**flow/design.v**
```verilog
`timescale 1ns / 1ps
module BMU( HD1, HD2, HD3, HD4, HD5, HD6, HD7, HD8, HD9, HD10, HD11, HD12, HD13, HD14, HD15, HD16, Rx, len, clock, reset
    );
output  [1:0] HD1;
output  [1:0] HD2;
output  [1:0] HD3;
output  [1:0] HD4;
output  [1:0] HD5;
output  [1:0] HD6;
output  [1:0] HD7;
output  [1:0] HD8;
output  [1:0] HD9;
output  [1:0] HD10;
output  [1:0] HD11;
output  [1:0] HD12;
output  [1:0] HD13;
output  [1:0] HD14;
output  [1:0] HD15;
output  [1:0] HD16;
input [1:0] Rx;
input len;
input reset;
input clock;
   reg [1:0] 	 HD1;
   reg [1:0] 	 HD2;
   reg [1:0] 	 HD3;
   reg [1:0] 	 HD4;
   reg [1:0] 	 HD5;
   reg [1:0] 	 HD6;
   reg [1:0] 	 HD7;
   reg [1:0] 	 HD8;
   reg [1:0] 	 HD9;
   reg [1:0] 	 HD10;
   reg [1:0] 	 HD11;
   reg [1:0] 	 HD12;
   reg [1:0] 	 HD13;
   reg [1:0] 	 HD14;
   reg [1:0] 	 HD15;
   reg [1:0] 	 HD16; 
always@(posedge clock or posedge reset)
begin
if(reset)
begin
HD1<=0; HD9<=0;
HD2<=0; HD10<=0;
HD3<=0; HD11<=0;
HD4<=0; HD12<=0;
HD5<=0; HD13<=0;
HD6<=0; HD14<=0;
HD7<=0; HD15<=0;
HD8<=0; HD16<=0;
end
else if(len)
begin
case(Rx)
					2'b00: begin
                         HD1 <=2'b00; HD2 <=2'b10; HD3 <=2'b01; HD4 <=2'b01;
                         HD5 <=2'b10; HD6 <=2'b00; HD7 <=2'b01; HD8 <=2'b01;
                         HD9 <=2'b10; HD10<=2'b00; HD11<=2'b01; HD12<=2'b01;
                         HD13<=2'b00; HD14<=2'b10; HD15<=2'b01; HD16<=2'b01;
                      end
               2'b01: begin
                         HD1 <=2'b01; HD2 <=2'b01; HD3 <=2'b00; HD4 <=2'b10;
                         HD5 <=2'b01; HD6 <=2'b01; HD7 <=2'b10; HD8 <=2'b00;
                         HD9 <=2'b01; HD10<=2'b01; HD11<=2'b10; HD12<=2'b00;
                         HD13<=2'b01; HD14<=2'b01; HD15<=2'b00; HD16<=2'b10;
                      end
               2'b10: begin
                         HD1 <=2'b01; HD2 <=2'b01; HD3 <=2'b10; HD4 <=2'b00;
                         HD5 <=2'b01; HD6 <=2'b01; HD7 <=2'b00; HD8 <=2'b10;
                         HD9 <=2'b01; HD10<=2'b01; HD11<=2'b00; HD12<=2'b10;
                         HD13<=2'b01; HD14<=2'b01; HD15<=2'b10; HD16<=2'b00;
                      end
               2'b11: begin
                         HD1 <=2'b10; HD2 <=2'b00; HD3 <=2'b01; HD4 <=2'b01;
                         HD5 <=2'b00; HD6 <=2'b10; HD7 <=2'b01; HD8 <=2'b01;
                         HD9 <=2'b00; HD10<=2'b10; HD11<=2'b01; HD12<=2'b01;
                         HD13<=2'b10; HD14<=2'b00; HD15<=2'b01; HD16<=2'b01;
                      end
          endcase 
end
end
endmodule
`timescale 1ns / 1ps
module Add_Compare(acs_pm_survivor, acs_label, acs_pm_ina, HD_ina, acs_pm_inb, HD_inb, norm, aen, clock, reset
    );
output [3:0] acs_pm_survivor;
output acs_label;
input [3:0] acs_pm_ina;
input [3:0] acs_pm_inb;
input [1:0] HD_ina;
input [1:0] HD_inb;
input [3:0] norm;
input aen;
input clock;
input reset;
reg [3:0] acs_pm_survivor;
reg  acs_label; 
reg [3:0] suma;
reg [3:0] sumb;
wire [4:0] adda = (acs_pm_ina - norm) + HD_ina;
wire [4:0] addb = (acs_pm_inb - norm) + HD_inb;
always@(posedge clock or posedge reset)
begin
if(reset)
suma<=0;
else
begin
if(aen && adda[4])
suma<=4'b1111;
else if(aen)
suma<=adda[3:0];
end
end
always@(posedge clock or posedge reset)
begin
if(reset)
sumb<=0;
else if(aen && addb[4])
sumb<=4'b1111;
else if(aen)
sumb<=addb[3:0];
end
always@(suma or sumb)
begin
if(suma<=sumb)
begin
acs_pm_survivor=suma;
acs_label=1'b0;
end
else
begin
acs_pm_survivor=sumb;
acs_label=1'b1;
end
end
endmodule
`timescale 1ns / 1ps
module ACSU(acs0_pm_out, acs1_pm_out, acs2_pm_out, acs3_pm_out, 
                 acs4_pm_out, acs5_pm_out, acs6_pm_out, acs7_pm_out,
                 acs0_label,  acs1_label,  acs2_label,  acs3_label, 
                 acs4_label,  acs5_label,  acs6_label,  acs7_label,
                 acs0_pm_ina,  acs0_pm_inb, HD0_ina, HD0_inb,
                 acs1_pm_ina,  acs1_pm_inb, HD1_ina, HD1_inb,
                 acs2_pm_ina,  acs2_pm_inb, HD2_ina, HD2_inb,
                 acs3_pm_ina,  acs3_pm_inb, HD3_ina, HD3_inb,
                 acs4_pm_ina,  acs4_pm_inb, HD4_ina, HD4_inb,
                 acs5_pm_ina,  acs5_pm_inb, HD5_ina, HD5_inb,
                 acs6_pm_ina,  acs6_pm_inb, HD6_ina, HD6_inb,
                 acs7_pm_ina,  acs7_pm_inb, HD7_ina, HD7_inb,
                 norm, aen, clock, reset
                );
   output [3:0] acs0_pm_out;
   output [3:0] acs1_pm_out;
   output [3:0] acs2_pm_out;
   output [3:0] acs3_pm_out;
   output [3:0] acs4_pm_out;
   output [3:0] acs5_pm_out;
   output [3:0] acs6_pm_out;
   output [3:0] acs7_pm_out;
   output  acs0_label;
   output  acs1_label;
   output  acs2_label;
   output  acs3_label;
   output  acs4_label;
   output  acs5_label;
   output  acs6_label;
   output  acs7_label;
   input [3:0]  acs0_pm_ina;
   input [3:0]  acs1_pm_ina;
   input [3:0]  acs2_pm_ina;
   input [3:0]  acs3_pm_ina;
   input [3:0]  acs4_pm_ina;
   input [3:0]  acs5_pm_ina;
   input [3:0]  acs6_pm_ina;
   input [3:0]  acs7_pm_ina;
   input [3:0]  acs0_pm_inb;
   input [3:0]  acs1_pm_inb;
   input [3:0]  acs2_pm_inb;
   input [3:0]  acs3_pm_inb;
   input [3:0]  acs4_pm_inb;
   input [3:0]  acs5_pm_inb;
   input [3:0]  acs6_pm_inb;
   input [3:0]  acs7_pm_inb;
   input [1:0] 	   HD0_ina;
   input [1:0] 	   HD1_ina;
   input [1:0] 	   HD2_ina;
   input [1:0] 	   HD3_ina;
   input [1:0] 	   HD4_ina;
   input [1:0] 	   HD5_ina;
   input [1:0] 	   HD6_ina;
   input [1:0] 	   HD7_ina;
   input [1:0] 	   HD0_inb;
   input [1:0] 	   HD1_inb;
   input [1:0] 	   HD2_inb;
   input [1:0] 	   HD3_inb;
   input [1:0] 	   HD4_inb;
   input [1:0] 	   HD5_inb;
   input [1:0] 	   HD6_inb;
   input [1:0] 	   HD7_inb;   
   input [3:0] norm;
   input aen;
   input clock;
   input reset;
Add_Compare DUT0 (.acs_pm_survivor(acs0_pm_out), 
               .acs_label(acs0_label),
               .acs_pm_ina(acs0_pm_ina), 
               .HD_ina(HD0_ina), 
               .acs_pm_inb(acs0_pm_inb), 
               .HD_inb(HD0_inb),
               .norm(norm),
               .aen(aen),
               .clock(clock),
               .reset(reset)
              );
Add_Compare DUT1 (.acs_pm_survivor(acs1_pm_out),
               .acs_label(acs1_label), 
               .acs_pm_ina(acs1_pm_ina), 
               .HD_ina(HD1_ina), 
               .acs_pm_inb(acs1_pm_inb), 
               .HD_inb(HD1_inb),
               .norm(norm),
               .aen(aen),
               .clock(clock),
               .reset(reset)
              );
Add_Compare DUT2 (.acs_pm_survivor(acs2_pm_out), 
               .acs_label(acs2_label),
               .acs_pm_ina(acs2_pm_ina), 
               .HD_ina(HD2_ina),
               .acs_pm_inb(acs2_pm_inb), 
               .HD_inb(HD2_inb),
               .norm(norm),
               .aen(aen),
               .clock(clock),
               .reset(reset)
              );
Add_Compare DUT3 (.acs_pm_survivor(acs3_pm_out), 
               .acs_label(acs3_label),
               .acs_pm_ina(acs3_pm_ina), 
               .HD_ina(HD3_ina),
               .acs_pm_inb(acs3_pm_inb), 
               .HD_inb(HD3_inb),
               .norm(norm),
               .aen(aen),
               .clock(clock),
               .reset(reset)
              );
Add_Compare DUT4 (.acs_pm_survivor(acs4_pm_out), 
               .acs_label(acs4_label),
               .acs_pm_ina(acs4_pm_ina), 
               .HD_ina(HD4_ina),
               .acs_pm_inb(acs4_pm_inb), 
               .HD_inb(HD4_inb),
               .norm(norm),
               .aen(aen),
               .clock(clock),
               .reset(reset)
              );
Add_Compare DUT5 (.acs_pm_survivor(acs5_pm_out), 
               .acs_label(acs5_label),
               .acs_pm_ina(acs5_pm_ina), 
               .HD_ina(HD5_ina),
               .acs_pm_inb(acs5_pm_inb), 
               .HD_inb(HD5_inb),               
               .norm(norm),
               .aen(aen),
               .clock(clock),
               .reset(reset)
               );
Add_Compare DUT6 (.acs_pm_survivor(acs6_pm_out), 
               .acs_label(acs6_label),
               .acs_pm_ina(acs6_pm_ina), 
               .HD_ina(HD6_ina),
               .acs_pm_inb(acs6_pm_inb), 
               .HD_inb(HD6_inb),
               .norm(norm),
               .aen(aen),
               .clock(clock),
               .reset(reset)
              );
Add_Compare DUT7 (.acs_pm_survivor(acs7_pm_out), 
               .acs_label(acs7_label),
               .acs_pm_ina(acs7_pm_ina), 
               .HD_ina(HD7_ina),
               .acs_pm_inb(acs7_pm_inb), 
               .HD_inb(HD7_inb),
               .norm(norm),
               .aen(aen),
               .clock(clock),
               .reset(reset)
              );
endmodule 
`timescale 1ns / 1ps
module Decision( bstate, flag_metric, in0, in1, in2, in3, in4 ,in5, in6, in7);
output [2:0] bstate;
output [3:0] flag_metric;
input [3:0] in0;
input [3:0] in1;
input [3:0] in2;
input [3:0] in3;
input [3:0] in4;
input [3:0] in5;
input [3:0] in6;
input [3:0] in7;
reg [2:0] bstate;
reg [3:0] min01;
reg [3:0] min23;
reg [3:0] min45;
reg [3:0] min67;
reg [3:0] min0123;
reg [3:0] min4567;
reg [3:0] flag_metric; 
always@(*)
begin
if(in0<=in1)
min01=in0;
else
min01=in1;
if(in2<=in3)
min23=in2;
else
min23=in3;
if(in4<=in5)
min45=in4;
else
min45=in5;
if(in6<=in7)
min67=in6;
else
min67=in7;
if(min01<=min23)
min0123=min01;
else
min0123=min23;
if(min45<=min67)
min4567=min45;
else
min4567=min67;
if(min0123<=min4567)
flag_metric=min0123;
else
flag_metric=min4567;
end
always@(*)
begin
bstate=3'b000;
if(flag_metric==in0)
bstate=3'b000;
if(flag_metric==in1)
bstate=3'b001;
if(flag_metric==in2)
bstate=3'b010;
if(flag_metric==in3)
bstate=3'b011;
if(flag_metric==in4)
bstate=3'b100;
if(flag_metric==in5)
bstate=3'b101;
if(flag_metric==in6)
bstate=3'b110;
if(flag_metric==in7)
bstate=3'b111;
end
endmodule
module controlpath (Dx,  oen,  len, aen, 
                     A0_out, A1_out, A2_out, A3_out, A4_out, A5_out, A6_out, A7_out,
                     A0_in,  A1_in,  A2_in,  A3_in,  A4_in,  A5_in,  A6_in,  A7_in,
                     acs0_label,  acs1_label,  acs2_label,  acs3_label,  acs4_label,  acs5_label,  acs6_label,  acs7_label,
                     min_metric, seqrdy, reset, clock 
                    );
   output  Dx;
   output [3:0] min_metric;
   output           oen;
   output           len;
   output          aen;
   output [3:0] A0_out;
   output [3:0] A1_out;
   output [3:0] A2_out;
   output [3:0] A3_out;
   output [3:0] A4_out;
   output [3:0] A5_out;
   output [3:0] A6_out;
   output [3:0] A7_out;
   input [3:0] A0_in;
   input [3:0] A1_in;
   input [3:0] A2_in;
   input [3:0] A3_in;
   input [3:0] A4_in;
   input [3:0] A5_in;
   input [3:0] A6_in;
   input [3:0] A7_in;
   input   acs0_label;
   input   acs1_label;
   input   acs2_label;
   input   acs3_label;
   input   acs4_label;
   input   acs5_label;
   input   acs6_label;
   input   acs7_label;
   input 	  seqrdy;
   input 	  reset;
   input 	  clock;
   reg [14:0]   P0;
   reg [14:0]   P1;
   reg [14:0]   P2;
   reg [14:0]   P3;
   reg [14:0]   P4;
   reg [14:0]   P5;
   reg [14:0]   P6;
   reg [14:0]   P7;
   reg [3:0]   A0;
   reg [3:0]   A1;
   reg [3:0]   A2;
   reg [3:0]   A3;
   reg [3:0]   A4;
   reg [3:0]   A5;
   reg [3:0]   A6;
   reg [3:0]   A7;
   reg [3:0] 	  write_ptr;
   reg [3:0] 	  trace_ptr;
   reg [2:0] 	  tb_reg;
   reg 		   len;
   reg 		  aen;
   reg 		  wen;
   reg 		  ten;
   reg 		   oen;
   parameter [6:0] 
                   RESET           =7'b0000001,
                   calc_HD         =7'b0000010,
                   add_HD          =7'b0000100,
                   write_state     =7'b0001000,
                   beststate       =7'b0010000,
                   traceback       =7'b0100000,
						 output_DX       =7'b1000000;
   reg [6:0] next_state;
   wire [2:0] min_state;
   Decision UUT_TB (.bstate(min_state), .flag_metric(min_metric),
                         .in0(A0_out), .in1(A1_out), .in2(A2_out), .in3(A3_out), 
                         .in4(A4_out), .in5(A5_out), .in6(A6_out), .in7(A7_out));
   assign Dx = ( oen) ? tb_reg[0] : 1'b0;
   assign A0_out = (write_ptr>0) ? A0_in:A0;
   assign A1_out = (write_ptr>0) ? A1_in:A1;
   assign A2_out = (write_ptr>0) ? A2_in:A2;
   assign A3_out = (write_ptr>0) ? A3_in:A3;
   assign A4_out = (write_ptr>0) ? A4_in:A4;
   assign A5_out = (write_ptr>0) ? A5_in:A5;
   assign A6_out = (write_ptr>0) ? A6_in:A6;
   assign A7_out = (write_ptr>0) ? A7_in:A7;
   always @(posedge clock or posedge reset)
     begin
	if (reset)
	  begin
	     P0 <=0; P1 <=0; P2 <=0; P3 <=0; P4 <=0; P5 <=0; P6 <=0; P7 <=0;
	  end
	else
	  begin
             if (wen && write_ptr>0)
               begin
                  P0   <={acs0_label, P0[14:1]};									 
                  P1   <={acs1_label, P1[14:1]};									 
                  P2   <={acs2_label, P2[14:1]};
                  P3   <={acs3_label, P3[14:1]};
                  P4   <={acs4_label, P4[14:1]};
                  P5   <={acs5_label, P5[14:1]};
                  P6   <={acs6_label, P6[14:1]};
                  P7   <={acs7_label, P7[14:1]};		  
               end	  
      end
	  end
   always @(posedge clock or posedge reset)
     begin
	if (reset)
	  begin
	     A0 <=0;       A1 <=4'b1111; A2 <=4'b1111; A3 <=4'b1111; 
             A4 <=4'b1111; A5 <=4'b1111; A6 <=4'b1111; A7 <=4'b1111;
	  end
	else
	  begin
             if (wen)
               begin
                  A0 <=A0_in; A1 <=A1_in; A2 <=A2_in; A3 <=A3_in; 
                  A4 <=A4_in; A5 <=A5_in; A6 <=A6_in; A7 <=A7_in;
               end
	  end
     end
   always @(posedge clock or posedge reset)
     begin
	if (reset)
	  tb_reg <=0;
	else
	  begin
	     if (next_state==write_state)
	        tb_reg <=min_state;
	     else if (ten)
               begin
                  case (tb_reg)
                    3'b000 : tb_reg <={P0[trace_ptr],tb_reg[2:1]};
                    3'b001 : tb_reg <={P1[trace_ptr],tb_reg[2:1]};
                    3'b010 : tb_reg <={P2[trace_ptr],tb_reg[2:1]};
                    3'b011 : tb_reg <={P3[trace_ptr],tb_reg[2:1]};
                    3'b100 : tb_reg <={P4[trace_ptr],tb_reg[2:1]};
                    3'b101 : tb_reg <={P5[trace_ptr],tb_reg[2:1]};
                    3'b110 : tb_reg <={P6[trace_ptr],tb_reg[2:1]};
                    3'b111 : tb_reg <={P7[trace_ptr],tb_reg[2:1]};
                  endcase
	       end
	  end
     end
   always @ (posedge clock or posedge reset)
     begin
        if (reset)
          begin
              len <=0; aen <=0; wen <=0; ten <=0;  oen <=0;
	     write_ptr    <=0;
	     trace_ptr    <=0;
             next_state   <= RESET;
          end
        else
          begin
             case(next_state)
               RESET:      begin
		             if (seqrdy)
			       begin
                                   len <=0; aen <=0; wen <=0; ten <=0;  oen <=0;
                                  next_state <=calc_HD;
			       end
		             else
			       next_state <=RESET;
                           end  
               calc_HD:    begin
                               len <=1; aen <=0; wen <=0; ten <=0;  oen <=0;
                              next_state   <= add_HD;
                           end 
               add_HD:        begin
                             if (seqrdy)
                               begin
                               len <=0; aen <=1; wen <=0; ten <=0;  oen <=0;
                              next_state   <= write_state;
                               end
                             else
                              next_state   <= add_HD;
                           end 
               write_state: begin
                                 if (write_ptr < 14)
                                   begin
                                       len <=0; aen <=0; wen <=1; ten <=0;  oen <=0;
				      write_ptr <=write_ptr+1;
                                      next_state   <= calc_HD;
                                   end
                                else if (write_ptr == 14)
                                   begin
				       len <=0; aen <=0; wen <=1; ten <=0;  oen <=0;
				      write_ptr <=write_ptr+1;
                                      next_state   <= beststate;
			           end
                              end  
               beststate:    begin
                                  len <=0; aen <=0; wen <=0; ten <=0;  oen <=0;
		                 ;
		                 write_ptr    <=14;
		  		 trace_ptr    <=14;
                                 next_state   <= traceback;
                              end 
               traceback:     begin
                                 if (trace_ptr >1)
                                   begin
                                       len <=0; aen <=0; wen <=0; ten <=1;  oen <=0;
		                      trace_ptr    <=trace_ptr-1; 
                                      next_state   <= traceback;
                                   end	    
                                 else if (trace_ptr == 1) 
                                   begin
                                       len <=0; aen <=0; wen <=0; ten <=0;  oen <=0;
                                      next_state   <= output_DX;
	                           end
                              end 
               output_DX:     begin
                                       len <=0; aen <=0; wen <=0; ten <=0;  oen <=1;
                                      next_state   <= calc_HD;
                end 
	    endcase 
	 end 
   end 
endmodule
`timescale 1ns / 1ps
module Viterbi(Dx, Rx, oen, rxrdy, clock, seqrdy,reset
    );
output Dx;
output oen;
output rxrdy;
input [1:0] Rx;
input seqrdy;
input reset;
input clock;
wire[3:0] A0_out;
wire[3:0] A1_out;
wire[3:0] A2_out;
wire[3:0] A3_out;
wire[3:0] A4_out;
wire[3:0] A5_out;
wire[3:0] A6_out;
wire[3:0] A7_out;
 wire [3:0] acs0_pm_out;
 wire [3:0] acs1_pm_out;
 wire [3:0] acs2_pm_out;
 wire [3:0] acs3_pm_out;
 wire [3:0] acs4_pm_out;
 wire [3:0] acs5_pm_out;   
 wire [3:0] acs6_pm_out;   
 wire [3:0] acs7_pm_out;
wire acs0_label;
wire acs1_label;
wire acs2_label;
wire acs3_label;
wire acs4_label;
wire acs5_label;
wire acs6_label;
wire acs7_label;
wire len;
wire aen;
wire [3:0] min_metric;
assign rxrdy = len;
wire [1:0] HD1;	wire [1:0] HD9;
wire [1:0] HD2;	wire [1:0] HD10;
wire [1:0] HD3;   wire [1:0] HD11;
wire [1:0] HD4;	wire [1:0] HD12;
wire [1:0] HD5;	wire [1:0] HD13;
wire [1:0] HD6;	wire [1:0] HD14;
wire [1:0] HD7;	wire [1:0] HD15;
wire [1:0] HD8;	wire [1:0] HD16;
BMU U1(.HD1(HD1), .HD2(HD2), .HD3(HD3), .HD4(HD4), .HD5(HD5), .HD6(HD6), .HD7(HD7), .HD8(HD8), .HD9(HD9), .HD10(HD10), .HD11(HD11), .HD12(HD12), .HD13(HD13), .HD14(HD14), .HD15(HD15), .HD16(HD16), .Rx(Rx), .len(len & seqrdy), .clock(clock), .reset(reset)
);
ACSU U2(.acs0_pm_out(acs0_pm_out), .acs1_pm_out(acs1_pm_out), 
              .acs2_pm_out(acs2_pm_out), .acs3_pm_out(acs3_pm_out), 
              .acs4_pm_out(acs4_pm_out), .acs5_pm_out(acs5_pm_out), 
              .acs6_pm_out(acs6_pm_out), .acs7_pm_out(acs7_pm_out),
              .acs0_label(acs0_label),   .acs1_label(acs1_label), 
              .acs2_label(acs2_label),   .acs3_label(acs3_label), 
              .acs4_label(acs4_label),   .acs5_label(acs5_label), 
              .acs6_label(acs6_label),   .acs7_label(acs7_label),
              .acs0_pm_ina(A0_out),  .acs0_pm_inb(A4_out), .HD0_ina(HD1), .HD0_inb(HD9),
              .acs1_pm_ina(A0_out),  .acs1_pm_inb(A4_out), .HD1_ina(HD2), .HD1_inb(HD10),
              .acs2_pm_ina(A1_out),  .acs2_pm_inb(A5_out), .HD2_ina(HD3), .HD2_inb(HD11),
              .acs3_pm_ina(A1_out),  .acs3_pm_inb(A5_out), .HD3_ina(HD4), .HD3_inb(HD12),
              .acs4_pm_ina(A2_out),  .acs4_pm_inb(A6_out), .HD4_ina(HD5), .HD4_inb(HD13),
              .acs5_pm_ina(A2_out),  .acs5_pm_inb(A6_out), .HD5_ina(HD6), .HD5_inb(HD14),
              .acs6_pm_ina(A3_out),  .acs6_pm_inb(A7_out), .HD6_ina(HD7), .HD6_inb(HD15),
              .acs7_pm_ina(A3_out),  .acs7_pm_inb(A7_out), .HD7_ina(HD8), .HD7_inb(HD16),
	      .norm(min_metric), .aen(aen), .reset(reset), .clock(clock)
              );
				 controlpath U3(.Dx(Dx), .oen(oen), .len(len), .aen(aen), 
                 .A0_out(A0_out), .A1_out(A1_out), .A2_out(A2_out), .A3_out(A3_out), 
                 .A4_out(A4_out), .A5_out(A5_out), .A6_out(A6_out), .A7_out(A7_out),
                 .A0_in(acs0_pm_out), .A1_in(acs1_pm_out), .A2_in(acs2_pm_out), .A3_in(acs3_pm_out),  
                 .A4_in(acs4_pm_out), .A5_in(acs5_pm_out), .A6_in(acs6_pm_out), .A7_in(acs7_pm_out),
                 .acs0_label(acs0_label), .acs1_label(acs1_label), .acs2_label(acs2_label), .acs3_label(acs3_label), 
                 .acs4_label(acs4_label), .acs5_label(acs5_label), .acs6_label(acs6_label), .acs7_label(acs7_label),
                 .min_metric(min_metric), .seqrdy(seqrdy), .reset(reset), .clock(clock)
                );
endmodule
```
**flow/run.sh**
```bash
#!/bin/bash
# the make line also repeats each setting of config.mk as NAME=value (left out here)
make -C /OpenROAD-flow-scripts/flow DESIGN_CONFIG=/design/flow/config.mk WORK_HOME=/design/flow/orfs CLKGATE_MAP_FILE= finish
```
**flow/config.mk**
```make
export PLATFORM = sky130hd
export DESIGN_NAME = Viterbi
export DESIGN_NICKNAME = Viterbi
export VERILOG_FILES = /design/flow/design.v
export SDC_FILE = /design/flow/constraint.sdc
export NUM_CORES = 4
export LEC_CHECK = 0
export ABC_AREA = 1
export CAP_MARGIN = 20
export CORE_MARGIN = 2
export CORE_UTILIZATION = 72
export HOLD_SLACK_MARGIN = 0.3
export PLACE_DENSITY_LB_ADDON = 0.27
export SLEW_MARGIN = 20
```
**flow/constraint.sdc**
```tcl
create_clock -name core_clock -period 7.23 [get_ports {clock}]
set_input_delay 1.4460 -clock core_clock [delete_from_list [all_inputs] [get_ports {clock}]]
set_output_delay 1.4460 -clock core_clock [all_outputs]
set_load 0.01 [all_outputs]
```
==> results of run 1 <==
## layer usage
layer  vias to the layer above  GRT usage  part of all wire
li1                       6692          -                 -
met1                      6878      0.417              0.36
met2                       822      0.612              0.48
met3                       288     0.0516             0.080
met4                         0      0.203             0.079
met5                         -          0                 0
## repair_timing
action                                  in CTS  in global routing
pin swaps                                    0                 17
gates resized                               13                104
setup buffers                                4                 25
cloned                                       0                  0
endpoints found under the setup margin      58                 67
## stage by stage
stage / setup WS [ns] / hold WS [ns] / setup TNS [ns]
4_1_cts: 0.00689 / 0.459 / 0
6_report: -0.450 / 0.460 / -21.94
3_3_place_gp: 0.137 / 0.443 / 0
3_5_place_dp: -0.208 / 0.460 / -6.19
2_1_floorplan: 0.134 / 0.428 / 0
5_1_grt: -0.642 / 0.507 / -33.25
## layout make-up
class / instances / area, sq um
Multi-Input combinational cell: 1406 / 8720
Sequential cell: 245 / 6170
Fill cell: 1249 / 3800
Inverter: 313 / 1190
Clock buffer: 37 / 783
Timing Repair Buffer: 68 / 577
Tap cell: 280 / 350
Clock inverter: 13 / 233
==> out/qor_table.md, run 1 <==
| Parameter | Value | Unit |
|---|---|---|
| Clock slew at reported path FFs | 0.07 | ns |
| Count of hold buffers inserted by post-cts repair | 0 | - |
| Diode insertion count for antenna repair | 0 | - |
| Vias in the first global route | 14200 | - |
| And+or+nand+nor area frac | 0.217 | - |
| Origin of the worst min-delay path | U3.next_state[6] | - |
| Post-Synthesis Mean Instance Area | 7.90 | sq um |
| Buffers added on ports | 7 | - |
| Async SR Flop Fraction | 1.00 | - |
| Worst setup endpoint | U2.DUT2.sumb[3] | - |
| Clock insertion delay at the later pin of the skew report | 0.57 | ns |
| Cells taking the most area after synthesis | dfrtp_1 (34%), nand2_1 (12%), ha_1 (9.2%) | - |
| Cell with the most instances after synthesis | nand2_1 | - |
| Chip area line of the yosys report | 0.0160 | sq mm |
| Worst Tran Pin Value | 1.20 | ns |
| Number of warnings reported in the yosys synthesis log | 4 | - |
| Critical path origin | U2.DUT4.sumb[3] | - |
| Maximum number of pins on one net before global-route repair | 156 | - |
| Num Clock Sinks | 245 | - |
| SO Faults | negative setup slack | - |
| Count of maximum capacitance violations | 0 | - |
| Total clock buffers created by CTS | 27 | - |
| Global-route wire length before repair | 67.5 | mm |
| Nets | 2208 | - |
| Number of antenna violations at the first check in global routing | 0 | - |
| CTS tree | built | - |
| Sink of the worst hold path | U3.next_state[5] | - |
| Run status | finished with violations | - |
| Seq/Total Area, Yosys | 0.386 | - |
| # H-tree levels | 1 | - |
| Main flop type | dfrtp_1 | - |
| Xor/xnor cell area share of the yosys netlist | 0.0146 | - |
| Area share, top type | 0.339 | - |
| Logic depth of the worst path, buffers included | 42 | - |
| Ao+oa area frac | 0.160 | - |
| Post-detailed-route DRC marker count | 0 | - |
| Hold Crit Depth | 2 | - |
| Clock Path Buffers | 3 | - |
| Number of enable-type register cells in the synthesized netlist | 0 | - |
| Combinational family with the most area after synthesis | simple AND/OR/NAND/NOR gates | - |
| Total number of vias | 14700 | - |
| Startpoint class of the critical path | flip-flop | - |
| Gate count of the mapped netlist | 2022 | - |
| Count of pins on the block boundary | 8 | - |
| DR pass1 iterations | 8 | - |
| Worst R2R Setup Slack | -0.45 | ns |
| Setup violators final | 67 | - |
| Final period util | 1.06 | - |
| Detailed Route WL | 45.1 | mm |
| Combined buffer and inverter count along the critical path | 7 | - |
| Worst min path class | reg2reg | - |
| Last weighted congestion value of the routability-driven placer | 0.948 | - |
| Number of routed nets with antenna violations | 0 | - |
| Critical path capture point type | flip-flop | - |
| Worst max-slew margin expressed relative to the limit | 0.196 | - |
| Dpl cells | 2283 | - |
| CP delay by family, top | simple AND/OR/NAND/NOR gates | - |
| Post-DR wirelength/cell | 19.1 | um |
| Minimum clock period after layout | 7.68 | ns |
| Post-synthesis cell type count | 52 | - |
| Register bit count reported by yosys | 245 | - |
| Critical Setup Path Class | reg2reg | - |
| Mux contribution to synthesized area | 0.0113 | - |
| Critical path arrival | 8.07 | ns |
| Maximum frequency from static timing analysis | 0.130 | GHz |
| Crit-path max cell delay | 0.49 | ns |
| Post-Syn Nets | 2169 | - |
| Worst r2r dst | U2.DUT2.sumb[3] | - |
| Area added between synthesis and finish | 12.9 | % |
| Die area | 0.0234 | sq mm |
| Cell with the biggest individual delay on the critical path | nor3_2 | - |
| Tool warning count | 34 | - |
| Initial core utilization | 0.732 | - |
| Largest clock skew in the final design | 0.0176 | ns |
| Sum of net half-perimeters after detailed placement | 28.8 | mm |
| Post-synthesis instance area | 0.0160 | sq mm |
| Count of instantiated cells in the yosys netlist | 2022 | - |
| Critical-path maximum fanout | 8 | - |
| Core Region | 0.0218 | sq mm |
| Worst r2r src | U2.DUT4.sumb[3] | - |
| Yosys top cell by area | dfrtp_1 | - |
| Final Util | 0.826 | - |
| Count of final max-slew check failures | 0 | - |
| Total routing usage reported by global routing | 0.352 | - |
| Crit path DRT | 7.62 | ns |
| Dpl cell area | 0.0164 | sq mm |
| Number of standard-cell rows in the floorplan | 54 | - |
| Detailed-route vias per instance | 6.22 | - |
| Path depth of the worst reg2reg path | 42 | - |
| Total global routing overflow | 0 | - |
| Worst setup slack after layout | -0.450 | ns |
| Die extent in y | 153 | um |
| Synth top cells by count | nand2_1 (509), inv_1 (297), o21ai_0 (222) | - |
| Final instance count without filler cells | 2362 | - |
| Hold violation count in the final report | 0 | - |
| Finished layout cell area | 0.0180 | sq mm |
| Starting DRC count in detailed routing | 1459 | - |
| Horizontal die dimension | 153 | um |
| Synth Area in Adders | 0.123 | - |
| Buffer cell driving the clock tree root | clkbuf_16 | - |
==> run 2: changes to the inputs <==
- CORE_UTILIZATION: 72 -> 71
- CTS_CLUSTER_DIAMETER: unset -> 255
- CTS_CLUSTER_SIZE: unset -> 60
- HOLD_SLACK_MARGIN: 0.3 -> unset
- PLACE_DENSITY_LB_ADDON: 0.27 -> 0.06
- clock period: 7.23 -> 6.23 ns (I/O delays scaled with it)
==> run 2 against run 1 <==
The flow now stops in global routing. Synthesized area is the same. Synthesized cell count is the same. Die area grew 1.4%.
==> out/qor_table.md, run 2 <==
| Parameter | Value | Unit |
|---|---|---|
| Run status | stopped before the end | - |
| Stopping stage | global routing | - |
| First reported error | [ERROR GRT-0232] Routing congestion too high. Check the congestion heatmap in the GUI. | - |
| Synth Area in Adders | 0.123 | - |
| Num Clock Sinks | 245 | - |
| Count of pins on the block boundary | 8 | - |
| Buffer cell driving the clock tree root | clkbuf_16 | - |
| Cells taking the most area after synthesis | dfrtp_1 (34%), nand2_1 (12%), ha_1 (9.2%) | - |
| Synth top cells by count | nand2_1 (509), inv_1 (297), o21ai_0 (222) | - |
| Seq/Total Area, Yosys | 0.386 | - |
| Mux contribution to synthesized area | 0.0113 | - |
| Die extent in y | 154 | um |
| Last weighted congestion value of the routability-driven placer | 0.917 | - |
| Count of hold buffers inserted by post-cts repair | 0 | - |
| Total routing usage reported by global routing | 0.793 | - |
| Area share, top type | 0.339 | - |
| Combinational family with the most area after synthesis | simple AND/OR/NAND/NOR gates | - |
| Post-Synthesis Mean Instance Area | 7.90 | sq um |
| Cell with the most instances after synthesis | nand2_1 | - |
| Total global routing overflow | 96 | - |
| Count of instantiated cells in the yosys netlist | 2022 | - |
| Number of warnings reported in the yosys synthesis log | 4 | - |
| Post-synthesis instance area | 0.0160 | sq mm |
| Post-Syn Nets | 2169 | - |
| Initial core utilization | 0.727 | - |
| Number of enable-type register cells in the synthesized netlist | 0 | - |
| Dpl cells | 2445 | - |
| Main flop type | dfrtp_1 | - |
| Xor/xnor cell area share of the yosys netlist | 0.0146 | - |
| Gate count of the mapped netlist | 2022 | - |
| And+or+nand+nor area frac | 0.217 | - |
| Clock Path Buffers | 3 | - |
| Ao+oa area frac | 0.160 | - |
| Die area | 0.0237 | sq mm |
| Total clock buffers created by CTS | 8 | - |
| Async SR Flop Fraction | 1.00 | - |
| Yosys top cell by area | dfrtp_1 | - |
| Core Region | 0.0220 | sq mm |
| Number of standard-cell rows in the floorplan | 54 | - |
| # H-tree levels | 1 | - |
| Buffers added on ports | 7 | - |
| Register bit count reported by yosys | 245 | - |
| Post-synthesis cell type count | 52 | - |
| Horizontal die dimension | 154 | um |
| Chip area line of the yosys report | 0.0160 | sq mm |
| Sum of net half-perimeters after detailed placement | 30.7 | mm |
run 2: layer usage:
layer  track usage  GRT overflow
met5         0.193             0
met1         0.800             3
met2         0.944            39
met3         0.640             1
met4         0.830            53
run 2: repair_timing:
item	CTS
pin swaps	103
resized	267
gates cloned	1
endpoints found under the hold margin	0
endpoints found under the setup margin	67
buffers inserted	81
run 2: stage by stage:
step	worst slack [ns]	cell area, sq um
after floorplan	-0.0669	16000
after global placement	-0.455	17700
after detailed placement	-0.803	17700
after CTS	-0.200	19600
==> run 3: changes to the inputs <==
- CORE_UTILIZATION: 71 -> 72
- CTS_CLUSTER_DIAMETER: 255 -> unset
- CTS_CLUSTER_SIZE: 60 -> 83
- HOLD_SLACK_MARGIN: unset -> -0.08
- PLACE_DENSITY_LB_ADDON: 0.06 -> 0.27
- SETUP_SLACK_MARGIN: unset -> 1.71
- TNS_END_PERCENT: unset -> 5
- clock period: 6.23 -> 7.77 ns (I/O delays scaled with it)
==> run 3 against run 2 <==
The layout now fails its checks (negative setup slack). Synthesized cell count unchanged. Synthesized area unchanged. Die area decreased by 1.4%.
==> out/qor_table.md, run 3 <==
| Parameter | Value | Unit |
|---|---|---|
| Maximum frequency from static timing analysis | 0.127 | GHz |
| Main flop type | dfrtp_1 | - |
| Horizontal die dimension | 153 | um |
| Total number of vias | 17500 | - |
| Cells taking the most area after synthesis | dfrtp_1 (34%), nand2_1 (12%), ha_1 (9.2%) | - |
| Maximum number of pins on one net before global-route repair | 146 | - |
| Post-Synthesis Mean Instance Area | 7.90 | sq um |
| Setup violators final | 9 | - |
| Number of warnings reported in the yosys synthesis log | 4 | - |
| Worst r2r src | U2.DUT5.sumb[1] | - |
| Gate count of the mapped netlist | 2022 | - |
| Setup repair after global routing missed its margin | true | - |
| Xor/xnor cell area share of the yosys netlist | 0.0146 | - |
| Critical path origin | U2.DUT5.sumb[1] | - |
| Startpoint class of the critical path | flip-flop | - |
| Tool warning count | 44 | - |
| Count of final max-slew check failures | 0 | - |
| Combinational family with the most area after synthesis | simple AND/OR/NAND/NOR gates | - |
| Sum of net half-perimeters after detailed placement | 29.1 | mm |
| Largest clock skew in the final design | 0.0548 | ns |
| Dpl cell area | 0.0163 | sq mm |
| Total routing usage reported by global routing | 0.418 | - |
| SO Faults | negative setup slack | - |
| Count of pins on the block boundary | 8 | - |
| Last weighted congestion value of the routability-driven placer | 0.934 | - |
| Yosys top cell by area | dfrtp_1 | - |
| Chip area line of the yosys report | 0.0160 | sq mm |
| Area share, top type | 0.339 | - |
| Finished layout cell area | 0.0200 | sq mm |
| Total clock buffers created by CTS | 27 | - |
| Hold Crit Depth | 2 | - |
| Worst max-slew margin expressed relative to the limit | 0.286 | - |
| Buffer cell driving the clock tree root | clkbuf_16 | - |
| Worst setup endpoint | U2.DUT4.suma[3] | - |
| Post-Syn Nets | 2169 | - |
| Critical Setup Path Class | reg2reg | - |
| Seq/Total Area, Yosys | 0.386 | - |
| Critical path arrival | 8.40 | ns |
| CTS tree | built | - |
| Critical path capture point type | flip-flop | - |
| Clock slew at reported path FFs | 0.07 | ns |
| And+or+nand+nor area frac | 0.217 | - |
| Num Clock Sinks | 245 | - |
| Async SR Flop Fraction | 1.00 | - |
| Worst min path class | reg2reg | - |
| Core Region | 0.0218 | sq mm |
| Detailed Route WL | 64.9 | mm |
| Path depth of the worst reg2reg path | 44 | - |
| Post-synthesis cell type count | 52 | - |
| CP delay by family, top | simple AND/OR/NAND/NOR gates | - |
| Vias in the first global route | 15700 | - |
| Post-synthesis instance area | 0.0160 | sq mm |
| Crit-path max cell delay | 0.68 | ns |
| Global-route wire length before repair | 78.9 | mm |
| Initial core utilization | 0.732 | - |
| Hold violation count in the final report | 0 | - |
| Clock insertion delay at the later pin of the skew report | 0.61 | ns |
| Mux contribution to synthesized area | 0.0113 | - |
| Ao+oa area frac | 0.160 | - |
| Synth top cells by count | nand2_1 (509), inv_1 (297), o21ai_0 (222) | - |
| Logic depth of the worst path, buffers included | 44 | - |
| Critical path's most frequent cell | nand2_1 | - |
| Cell with the biggest individual delay on the critical path | fa_1 | - |
| Worst r2r dst | U2.DUT4.suma[3] | - |
| Dpl cells | 2268 | - |
| Cell with the most instances after synthesis | nand2_1 | - |
| Number of routed nets with antenna violations | 0 | - |
| Die area | 0.0234 | sq mm |
| Synth Area in Adders | 0.123 | - |
| Nets | 2290 | - |
| Count of instantiated cells in the yosys netlist | 2022 | - |
| Detailed-route vias per instance | 7.15 | - |
| Minimum clock period after layout | 7.90 | ns |
| Total global routing overflow | 0 | - |
| Number of enable-type register cells in the synthesized netlist | 0 | - |
| Buffers added on ports | 7 | - |
| Number of standard-cell rows in the floorplan | 54 | - |
| Post-detailed-route DRC marker count | 0 | - |
| Crit path DRT | 8.26 | ns |
| Number of antenna violations at the first check in global routing | 4 | - |
| Sink of the worst hold path | U3.P3[1] | - |
| Worst setup slack after layout | -0.133 | ns |
| # H-tree levels | 1 | - |
| Combined buffer and inverter count along the critical path | 7 | - |
| Clock Path Buffers | 3 | - |
| Worst Tran Pin Value | 1.07 | ns |
| Worst R2R Setup Slack | -0.13 | ns |
| Count of hold buffers inserted by post-cts repair | 0 | - |
| Final period util | 1.02 | - |
| Area added between synthesis and finish | 25.1 | % |
| Final instance count without filler cells | 2446 | - |
| Origin of the worst min-delay path | U3.P3[1] | - |
| Critical-path maximum fanout | 7 | - |
| Count of maximum capacitance violations | 0 | - |
| Post-DR wirelength/cell | 26.5 | um |
| Run status | finished with violations | - |
| Register bit count reported by yosys | 245 | - |
| Starting DRC count in detailed routing | 3082 | - |
| Die extent in y | 153 | um |
| DR pass1 iterations | 17 | - |
## run 3: timing repair
| item | 4_1_cts | 5_1_grt |
|---|---|---|
| gates cloned | 8 | 0 |
| buffers inserted | 72 | 45 |
| endpoints found under the setup margin | 67 | 67 |
| pin swaps | 85 | 99 |
| resized | 268 | 157 |
## run 3: area by class of cell
type                       instances  area [sq um]
sequential                       245          6170
antenna                            2          5.00
timing repair buffer             145          1240
clock inverter                     7           128
multi-input combinational       1410         10000
clock buffer                      43           846
timing repair inverter             1          7.51
fill                             797          1850
inverter                         313          1190
tap                              280           350
## run 3: per-stage QoR
stage | hold slack, ns | worst slack [ns] | setup TNS [ns] | utilization
2_1_floorplan | 0.428 | 0.220 | 0 | -
3_3_place_gp | 0.462 | 0.417 | 0 | 0.748
3_5_place_dp | 0.467 | 0.128 | 0 | 0.748
4_1_cts | 0.473 | 1.40 | 0 | 0.868
5_1_grt | 0.517 | -0.284 | -8.01 | 0.915
6_report | 0.486 | -0.133 | -0.532 | 0.915
## run 3: layer usage
metal / GRT usage / part of all wire / up-vias
li1: - / - / 6882
met1: 0.478 / 0.31 / 8009
met2: 0.725 / 0.43 / 1791
met3: 0.0655 / 0.14 / 807
met4: 0.280 / 0.12 / 2
met5: 0 / 0.00069 / -
==> run 4: changes to the inputs <==
- CTS_CLUSTER_DIAMETER: unset -> 96
- CTS_CLUSTER_SIZE: 83 -> unset
- HOLD_SLACK_MARGIN: -0.08 -> unset
- SETUP_SLACK_MARGIN: 1.71 -> unset
- TNS_END_PERCENT: 5 -> unset
- clock period: 7.77 -> 6.09 ns (I/O delays scaled with it)
==> run 4 against run 3 <==
The run now fails in global routing. Synthesized area unchanged. Die area unchanged. Synthesized cell count unchanged.
==> out/qor_table.md, run 4 <==
| Parameter | Value | Unit |
|---|---|---|
| Count of hold buffers inserted by post-cts repair | 0 | - |
| Ao+oa area frac | 0.160 | - |
| Xor/xnor cell area share of the yosys netlist | 0.0146 | - |
| Synth Area in Adders | 0.123 | - |
| Gate count of the mapped netlist | 2022 | - |
| Number of standard-cell rows in the floorplan | 54 | - |
| Number of enable-type register cells in the synthesized netlist | 0 | - |
| Area share, top type | 0.339 | - |
| Core Region | 0.0218 | sq mm |
| Horizontal die dimension | 153 | um |
| Buffer cell driving the clock tree root | clkbuf_16 | - |
| Combinational family with the most area after synthesis | simple AND/OR/NAND/NOR gates | - |
| Mux contribution to synthesized area | 0.0113 | - |
| And+or+nand+nor area frac | 0.217 | - |
| Run status | stopped before the end | - |
| Synth top cells by count | nand2_1 (509), inv_1 (297), o21ai_0 (222) | - |
| Sum of net half-perimeters after detailed placement | 31.6 | mm |
| Cells taking the most area after synthesis | dfrtp_1 (34%), nand2_1 (12%), ha_1 (9.2%) | - |
| Num Clock Sinks | 245 | - |
| Number of warnings reported in the yosys synthesis log | 4 | - |
| Dpl cells | 2472 | - |
| Post-synthesis cell type count | 52 | - |
| Total routing usage reported by global routing | 1.16 | - |
| # H-tree levels | 1 | - |
| Post-synthesis instance area | 0.0160 | sq mm |
| Count of instantiated cells in the yosys netlist | 2022 | - |
| Register bit count reported by yosys | 245 | - |
| Clock Path Buffers | 3 | - |
| Seq/Total Area, Yosys | 0.386 | - |
| Yosys top cell by area | dfrtp_1 | - |
| Post-Synthesis Mean Instance Area | 7.90 | sq um |
| Count of pins on the block boundary | 8 | - |
| Total global routing overflow | 3555 | - |
| Worst slack after detailed placement | -0.746 | ns |
| Die area | 0.0234 | sq mm |
| Async SR Flop Fraction | 1.00 | - |
| Stopping stage | global routing | - |
| Main flop type | dfrtp_1 | - |
| Die extent in y | 153 | um |
| Initial core utilization | 0.732 | - |
| Total clock buffers created by CTS | 26 | - |
| Chip area line of the yosys report | 0.0160 | sq mm |
| Cell with the most instances after synthesis | nand2_1 | - |
| First reported error | [ERROR GRT-0232] Routing congestion too high. Check the congestion heatmap in the GUI. | - |
| Post-Syn Nets | 2169 | - |
| Last weighted congestion value of the routability-driven placer | 0.894 | - |
| Buffers added on ports | 7 | - |
run 4: per-stage QoR:
step,cell area (sq um)
after CTS,20000
after detailed placement,18000
after global placement,18000
after floorplan,16100
run 4: per-layer routing:
| metal | GRT overflow | GRT usage |
|---|---|---|
| met5 | 7 | 0.625 |
| met4 | 784 | 1.29 |
| met3 | 66 | 0.897 |
| met2 | 2670 | 1.56 |
| met1 | 28 | 0.965 |
run 4: repair_timing:
action | in CTS
pin swaps | 108
endpoints found under the hold margin | 0
buffers inserted | 52
gates resized | 235
setup endpoints to repair | 67
==> run 5: changes to the inputs <==
- ABC_AREA: 1 -> unset
- CORE_UTILIZATION: 72 -> 57
- CTS_CLUSTER_DIAMETER: 96 -> 188
- PLACE_DENSITY_LB_ADDON: 0.27 -> unset
- SETUP_SLACK_MARGIN: unset -> 1.29
- TNS_END_PERCENT: unset -> 5
- clock period: 6.09 -> 4.42 ns (I/O delays scaled with it)
==> run 5 against run 4 <==
The layout now fails its checks (negative setup slack). Die area up 30%. Synthesized cell count down 19%. Synthesized area is 3.5% higher.
==> out/qor_table.md, run 5 <==
| Parameter | Value | Unit |
|---|---|---|
| Run status | finished with violations | - |
| SO Faults | negative setup slack | - |
| Area share, top type | 0.327 | - |
| Count of maximum capacitance violations | 0 | - |
| Nets | 2140 | - |
| Sink of the worst hold path | U3.next_state[5] | - |
| CTS tree | built | - |
| Cell with the most instances after synthesis | dfrtp_1 | - |
| Origin of the worst min-delay path | U3.next_state[6] | - |
| Final Util | 0.751 | - |
| Setup repair after global routing missed its margin | true | - |
| Logic depth of the worst path, buffers included | 38 | - |
| Critical Setup Path Class | reg2reg | - |
| Number of warnings reported in the yosys synthesis log | 4 | - |
| Setup violators final | 67 | - |
| Count of final max-slew check failures | 0 | - |
| Worst r2r src | U2.DUT4.suma[0] | - |
| Number of antenna violations at the first check in global routing | 2 | - |
| Worst r2r dst | U2.DUT3.suma[1] | - |
| Minimum clock period after layout | 7.83 | ns |
| Crit-path max cell delay | 0.52 | ns |
| Worst R2R Setup Slack | -3.41 | ns |
| Hold Crit Depth | 2 | - |
| Async SR Flop Fraction | 1.00 | - |
| Post-synthesis instance area | 0.0165 | sq mm |
| Path depth of the worst reg2reg path | 38 | - |
| Critical path's most frequent cell | a21oi_2 | - |
| Total global routing overflow | 0 | - |
| Clock insertion delay at the later pin of the skew report | 0.56 | ns |
| Gate count of the mapped netlist | 1642 | - |
| Crit path DRT | 4.82 | ns |
| Total clock buffers created by CTS | 27 | - |
| Global-route wire length before repair | 73.6 | mm |
| Post-DR wirelength/cell | 19.0 | um |
| Starting DRC count in detailed routing | 908 | - |
| Chip area line of the yosys report | 0.0165 | sq mm |
| Critical path arrival | 8.23 | ns |
| Largest clock skew in the final design | 0.0193 | ns |
| Worst setup slack after layout | -3.41 | ns |
| Horizontal die dimension | 174 | um |
| Seq/Total Area, Yosys | 0.373 | - |
| Buffers added on ports | 7 | - |
| Register bit count reported by yosys | 245 | - |
| FILL cells | 2005 | - |
| Tool warning count | 37 | - |
| Worst setup endpoint | U2.DUT3.suma[1] | - |
| Detailed-route vias per instance | 5.77 | - |
| Maximum frequency from static timing analysis | 0.128 | GHz |
| Count of hold buffers inserted by post-cts repair | 0 | - |
| Startpoint class of the critical path | flip-flop | - |
| Post-Route Setup TNS | -214.79 | ns |
| Yosys top cell by area | dfrtp_1 | - |
| Cells taking the most area after synthesis | dfrtp_1 (33%), mux2_2 (9.2%), ha_1 (8.9%) | - |
| Detailed Route WL | 45.6 | mm |
| Initial core utilization | 0.577 | - |
| Ao+oa area frac | 0.142 | - |
| Die area | 0.0304 | sq mm |
| Main flop type | dfrtp_1 | - |
| Post-detailed-route DRC marker count | 0 | - |
| Total routing usage reported by global routing | 0.301 | - |
| CP delay by family, top | adder cells | - |
| # H-tree levels | 1 | - |
| Buffer cell driving the clock tree root | clkbuf_16 | - |
| Synth Area in Adders | 0.122 | - |
| Final period util | 1.77 | - |
| Xor/xnor cell area share of the yosys netlist | 0.0348 | - |
| Worst Tran Pin Value | 0.765 | ns |
| Cell with the biggest individual delay on the critical path | fa_1 | - |
| Synth top cells by count | dfrtp_1 (216), nor2_1 (175), mux2_2 (135) | - |
| And+or+nand+nor area frac | 0.113 | - |
| Critical path capture point type | flip-flop | - |
| Combined buffer and inverter count along the critical path | 7 | - |
| Post-synthesis cell type count | 75 | - |
| Critical-path maximum fanout | 7 | - |
| Clock slew at reported path FFs | 0.06 | ns |
| Combinational family with the most area after synthesis | multiplexers | - |
| Hold violation count in the final report | 0 | - |
| Count of pins on the block boundary | 8 | - |
| Core Region | 0.0286 | sq mm |
| Num Clock Sinks | 245 | - |
| Post-Syn Nets | 1789 | - |
| DR pass1 iterations | 5 | - |
| Mux contribution to synthesized area | 0.167 | - |
| Worst max-slew margin expressed relative to the limit | 0.490 | - |
| Vias in the first global route | 14000 | - |
| Post-Synthesis Mean Instance Area | 10.1 | sq um |
| Worst min path class | reg2reg | - |
| Critical path origin | U2.DUT4.suma[0] | - |
| Number of standard-cell rows in the floorplan | 62 | - |
| Last weighted congestion value of the routability-driven placer | 0.914 | - |
| Count of instantiated cells in the yosys netlist | 1642 | - |
| Number of routed nets with antenna violations | 0 | - |
| Number of enable-type register cells in the synthesized netlist | 0 | - |
| Maximum number of pins on one net before global-route repair | 96 | - |
| Total number of vias | 13800 | - |
| Sum of net half-perimeters after detailed placement | 34.0 | mm |
| Die extent in y | 174 | um |
| Clock Path Buffers | 3 | - |
| Area added between synthesis and finish | 30.2 | % |
## run 5: area by class of cell
| class | count | area (sq um) | area share |
|---|---|---|---|
| well taps | 384 | 480 | 0.0223 |
| multi-input cells | 1194 | 10300 | 0.479 |
| clock buffers | 44 | 810 | 0.0376 |
| diodes | 1 | 2.50 | 0.000116 |
| repair buffers | 399 | 3130 | 0.145 |
| flip-flops and latches | 245 | 6170 | 0.287 |
| clock inverters | 6 | 120 | 0.00558 |
| inverters | 126 | 482 | 0.0224 |
## run 5: per-stage QoR
| stage | cell area, sq um | hold WS (ns) | instances | setup slack (ns) |
|---|---|---|---|---|
| 2_1_floorplan | 16900 | 0.428 | 1642 | -2.89 |
| 3_3_place_gp | 19900 | 0.453 | 2321 | -3.41 |
| 3_5_place_dp | 19900 | 0.452 | 2321 | -3.43 |
| 4_1_cts | 21100 | 0.465 | 2384 | -3.35 |
| 5_1_grt | 21500 | 0.484 | 2398 | -3.65 |
| 6_report | 21500 | 0.466 | 2399 | -3.41 |
## run 5: layer usage
metal | part of all wire | vias up | track usage
met5 | 0 | - | 0
met2 | 0.48 | 320 | 0.510
met1 | 0.44 | 6816 | 0.404
li1 | - | 6624 | -
met3 | 0.037 | 88 | 0.0304
met4 | 0.039 | 0 | 0.108
## run 5: timing repair
item / 4_1_cts / 5_1_grt
hold endpoints to repair: 0 / 0
setup endpoints to repair: 68 / 68
buffers inserted: 13 / 14
gates resized: 58 / 64
pin swaps: 23 / 40
==> run 6: changes to the inputs <==
- CORE_UTILIZATION: 57 -> 10
- CTS_CLUSTER_DIAMETER: 188 -> unset
- SETUP_SLACK_MARGIN: 1.29 -> unset
- TNS_END_PERCENT: 5 -> unset
- clock period: 4.42 -> 9.05 ns (I/O delays scaled with it)
==> run 6 against run 5 <==
First-iteration DRC count fell by 4.7%. Synthesized area is the same. Clock skew is 0.0030 ns higher. Via count fell by 11%. Now clean on timing, DRC and antenna. Global-route usage decreased by 25 points.
==> out/qor_table.md, run 6 <==
| Parameter | Value | Unit |
|---|---|---|
| Run status | timing/DRC/antenna clean | - |
| Crit-path max cell delay | 0.56 | ns |
| Worst r2r src | U2.DUT4.suma[2] | - |
| Count of instantiated cells in the yosys netlist | 1642 | - |
| Startpoint class of the critical path | flip-flop | - |
| Count of hold buffers inserted by post-cts repair | 0 | - |
| Buffer cell driving the clock tree root | clkbuf_16 | - |
| Worst max-slew margin expressed relative to the limit | 0.272 | - |
| Minimum clock period after layout | 8.60 | ns |
| Chip area line of the yosys report | 0.0165 | sq mm |
| Num Clock Sinks | 245 | - |
| Worst slack after detailed placement | 0.257 | ns |
| Post-Synthesis Mean Instance Area | 10.1 | sq um |
| Worst R2R Setup Slack | 0.45 | ns |
| Post-DR wirelength/cell | 11.0 | um |
| Setup repair after global routing missed its margin | false | - |
| Cells taking the most area after synthesis | dfrtp_1 (33%), mux2_2 (9.2%), ha_1 (8.9%) | - |
| Post-detailed-route DRC marker count | 0 | - |
| CTS tree | built | - |
| Worst min path class | reg2reg | - |
| And+or+nand+nor area frac | 0.113 | - |
| Buffers added on ports | 7 | - |
| Diode insertion count for antenna repair | 0 | - |
| Synth Area in Adders | 0.122 | - |
| Final period util | 0.951 | - |
| Xor/xnor cell area share of the yosys netlist | 0.0348 | - |
| Sink of the worst hold path | U3.A2[0] | - |
| Starting DRC count in detailed routing | 865 | - |
| Register bit count reported by yosys | 245 | - |
| Final instance count without filler cells | 3854 | - |
| Setup violators final | 0 | - |
| Clock insertion delay at the later pin of the skew report | 0.57 | ns |
| Number of routed nets with antenna violations | 0 | - |
| Worst setup endpoint | U2.DUT1.suma[1] | - |
| Detailed-route vias per instance | 3.20 | - |
| Mux contribution to synthesized area | 0.167 | - |
| Vias in the first global route | 12400 | - |
| Worst Tran Pin Value | 1.09 | ns |
| # H-tree levels | 1 | - |
| Area share, top type | 0.327 | - |
| Horizontal die dimension | 410 | um |
| Number of antenna violations at the first check in global routing | 2 | - |
| Number of standard-cell rows in the floorplan | 149 | - |
| Global-route wire length before repair | 68.4 | mm |
| Main flop type | dfrtp_1 | - |
| Worst setup slack after layout | 0.446 | ns |
| Hold violation count in the final report | 0 | - |
| Hold Crit Depth | 2 | - |
| Post-Syn Nets | 1789 | - |
| Count of maximum capacitance violations | 0 | - |
| Logic depth of the worst path, buffers included | 36 | - |
| Core Region | 0.164 | sq mm |
| Crit path DRT | 9.46 | ns |
| Count of final max-slew check failures | 0 | - |
| Initial core utilization | 0.100 | - |
| Worst r2r dst | U2.DUT1.suma[1] | - |
| Yosys top cell by area | dfrtp_1 | - |
| Last weighted congestion value of the routability-driven placer | 0.846 | - |
| Seq/Total Area, Yosys | 0.373 | - |
| Critical Setup Path Class | reg2reg | - |
| Synth top cells by count | dfrtp_1 (216), nor2_1 (175), mux2_2 (135) | - |
| Number of warnings reported in the yosys synthesis log | 4 | - |
| DR pass1 iterations | 5 | - |
| Detailed Route WL | 42.2 | mm |
| Path depth of the worst reg2reg path | 36 | - |
| Cell with the biggest individual delay on the critical path | fa_1 | - |
| Post-synthesis cell type count | 75 | - |
| Maximum frequency from static timing analysis | 0.116 | GHz |
| Post-Route Setup TNS | 0 | ns |
| Nets | 1792 | - |
| CP delay by family, top | adder cells | - |
| Number of enable-type register cells in the synthesized netlist | 0 | - |
| Combined buffer and inverter count along the critical path | 5 | - |
| Post-synthesis instance area | 0.0165 | sq mm |
| Tool warning count | 34 | - |
| Clock slew at reported path FFs | 0.07 | ns |
| Dpl cells | 3804 | - |
| Origin of the worst min-delay path | U3.A2[0] | - |
| Critical-path maximum fanout | 8 | - |
| Total number of vias | 12300 | - |
| Total clock buffers created by CTS | 26 | - |
| Sum of net half-perimeters after detailed placement | 30.6 | mm |
| Area added between synthesis and finish | 23.4 | % |
| Largest clock skew in the final design | 0.0223 | ns |
| Maximum number of pins on one net before global-route repair | 127 | - |
| Combinational family with the most area after synthesis | multiplexers | - |
| Die extent in y | 410 | um |
| Cell with the most instances after synthesis | dfrtp_1 | - |
| Critical path origin | U2.DUT4.suma[2] | - |
| Critical path's most frequent cell | a21oi_1 | - |
| Clock Path Buffers | 3 | - |
| Critical path arrival | 9.02 | ns |
| Async SR Flop Fraction | 1.00 | - |
| Count of pins on the block boundary | 8 | - |
| FILL cells | 18800 | - |
| Die area | 0.168 | sq mm |
| Total global routing overflow | 0 | - |
| Gate count of the mapped netlist | 1642 | - |
| Critical path capture point type | flip-flop | - |
| Total routing usage reported by global routing | 0.0495 | - |
| Ao+oa area frac | 0.142 | - |
[run 6: area by class of cell]
type	count	area (sq um)	share of cell area
multi-input cells	1194	9630	0.472
flip-flops and latches	245	6170	0.303
well taps	2189	2740	0.134
clock buffers	35	724	0.0355
inverters	126	484	0.0238
repair buffers	52	424	0.0208
clock inverters	13	208	0.0102
[run 6: timing repair]
item	CTS	global route
setup buffers	0	2
setup endpoints to repair	0	32
gates resized	0	16
[run 6: metal layers]
layer	track usage	part of all wire
met5	0	0.00031
met4	0.0169	0.030
met3	0.0109	0.054
met2	0.0798	0.46
met1	0.0649	0.46
[run 6: stage by stage]
step | util | instance area [sq um] | hold slack, ns
floorplan | - | 16500 | 0.428
global placement | 0.118 | 19400 | 0.452
detailed placement | 0.118 | 19400 | 0.451
CTS | 0.124 | 20300 | 0.491
global route | 0.124 | 20400 | 0.500
finish | 0.124 | 20400 | 0.486
==> run 7: changes to the inputs <==
- ABC_AREA: unset -> 1
- CORE_UTILIZATION: 10 -> 72
- CTS_CLUSTER_SIZE: unset -> 83
- HOLD_SLACK_MARGIN: unset -> 0.27
- PLACE_DENSITY_LB_ADDON: unset -> 0.2
- SETUP_SLACK_MARGIN: unset -> 1.82
- clock period: 9.05 -> 7.77 ns (I/O delays scaled with it)
==> run 7 against run 6 <==
The flow now stops in global routing. Synthesized cell count grew 23%. Synthesized area shrank 3.3%. Die area shrank 86%.
==> out/qor_table.md, run 7 <==
| Parameter | Value | Unit |
|---|---|---|
| Stopping stage | global routing | - |
| Main flop type | dfrtp_1 | - |
| Gate count of the mapped netlist | 2022 | - |
| Run status | stopped before the end | - |
| Number of enable-type register cells in the synthesized netlist | 0 | - |
| Sum of net half-perimeters after detailed placement | 28.7 | mm |
| Count of pins on the block boundary | 8 | - |
| Register bit count reported by yosys | 245 | - |
| Horizontal die dimension | 153 | um |
| Last weighted congestion value of the routability-driven placer | 0.931 | - |
| Total clock buffers created by CTS | 27 | - |
| Initial core utilization | 0.732 | - |
| Synth Area in Adders | 0.123 | - |
| Seq/Total Area, Yosys | 0.386 | - |
| Cells taking the most area after synthesis | dfrtp_1 (34%), nand2_1 (12%), ha_1 (9.2%) | - |
| Num Clock Sinks | 245 | - |
| Ao+oa area frac | 0.160 | - |
| Total global routing overflow | 982 | - |
| Total routing usage reported by global routing | 0.953 | - |
| Number of standard-cell rows in the floorplan | 54 | - |
| Die extent in y | 153 | um |
| Area share, top type | 0.339 | - |
| Count of hold buffers inserted by post-cts repair | 0 | - |
| First reported error | [ERROR GRT-0232] Routing congestion too high. Check the congestion heatmap in the GUI. | - |
| Post-synthesis instance area | 0.0160 | sq mm |
| Buffers added on ports | 7 | - |
| Cell with the most instances after synthesis | nand2_1 | - |
| Post-synthesis cell type count | 52 | - |
| Mux contribution to synthesized area | 0.0113 | - |
| Die area | 0.0234 | sq mm |
| Buffer cell driving the clock tree root | clkbuf_16 | - |
| Async SR Flop Fraction | 1.00 | - |
| Chip area line of the yosys report | 0.0160 | sq mm |
| Post-Syn Nets | 2169 | - |
| Xor/xnor cell area share of the yosys netlist | 0.0146 | - |
| # H-tree levels | 1 | - |
| Yosys top cell by area | dfrtp_1 | - |
| Post-Synthesis Mean Instance Area | 7.90 | sq um |
| Count of instantiated cells in the yosys netlist | 2022 | - |
| Number of warnings reported in the yosys synthesis log | 4 | - |
| Core Region | 0.0218 | sq mm |
| Clock Path Buffers | 3 | - |
| Synth top cells by count | nand2_1 (509), inv_1 (297), o21ai_0 (222) | - |
| And+or+nand+nor area frac | 0.217 | - |
| Combinational family with the most area after synthesis | simple AND/OR/NAND/NOR gates | - |
==> run 7: layer usage <==
layer | GRT overflow | global-route usage
met5 | 1 | 0.408
met4 | 263 | 1.04
met3 | 18 | 0.811
met2 | 695 | 1.13
met1 | 5 | 0.906
==> run 7: stage by stage <==
stage          cells  cell area (sq um)  setup WS, ns  utilization
4_1_cts         2430              19600          1.45        0.898
3_5_place_dp    2264              16400         0.475        0.753
3_3_place_gp    2264              16400         0.649        0.753
2_1_floorplan   2022              16100          1.66            -
==> run 7: timing repair <==
action                     4_1_cts
setup buffers                  110
cloned                           6
resized                        319
setup endpoints to repair       67
pin swaps                      108
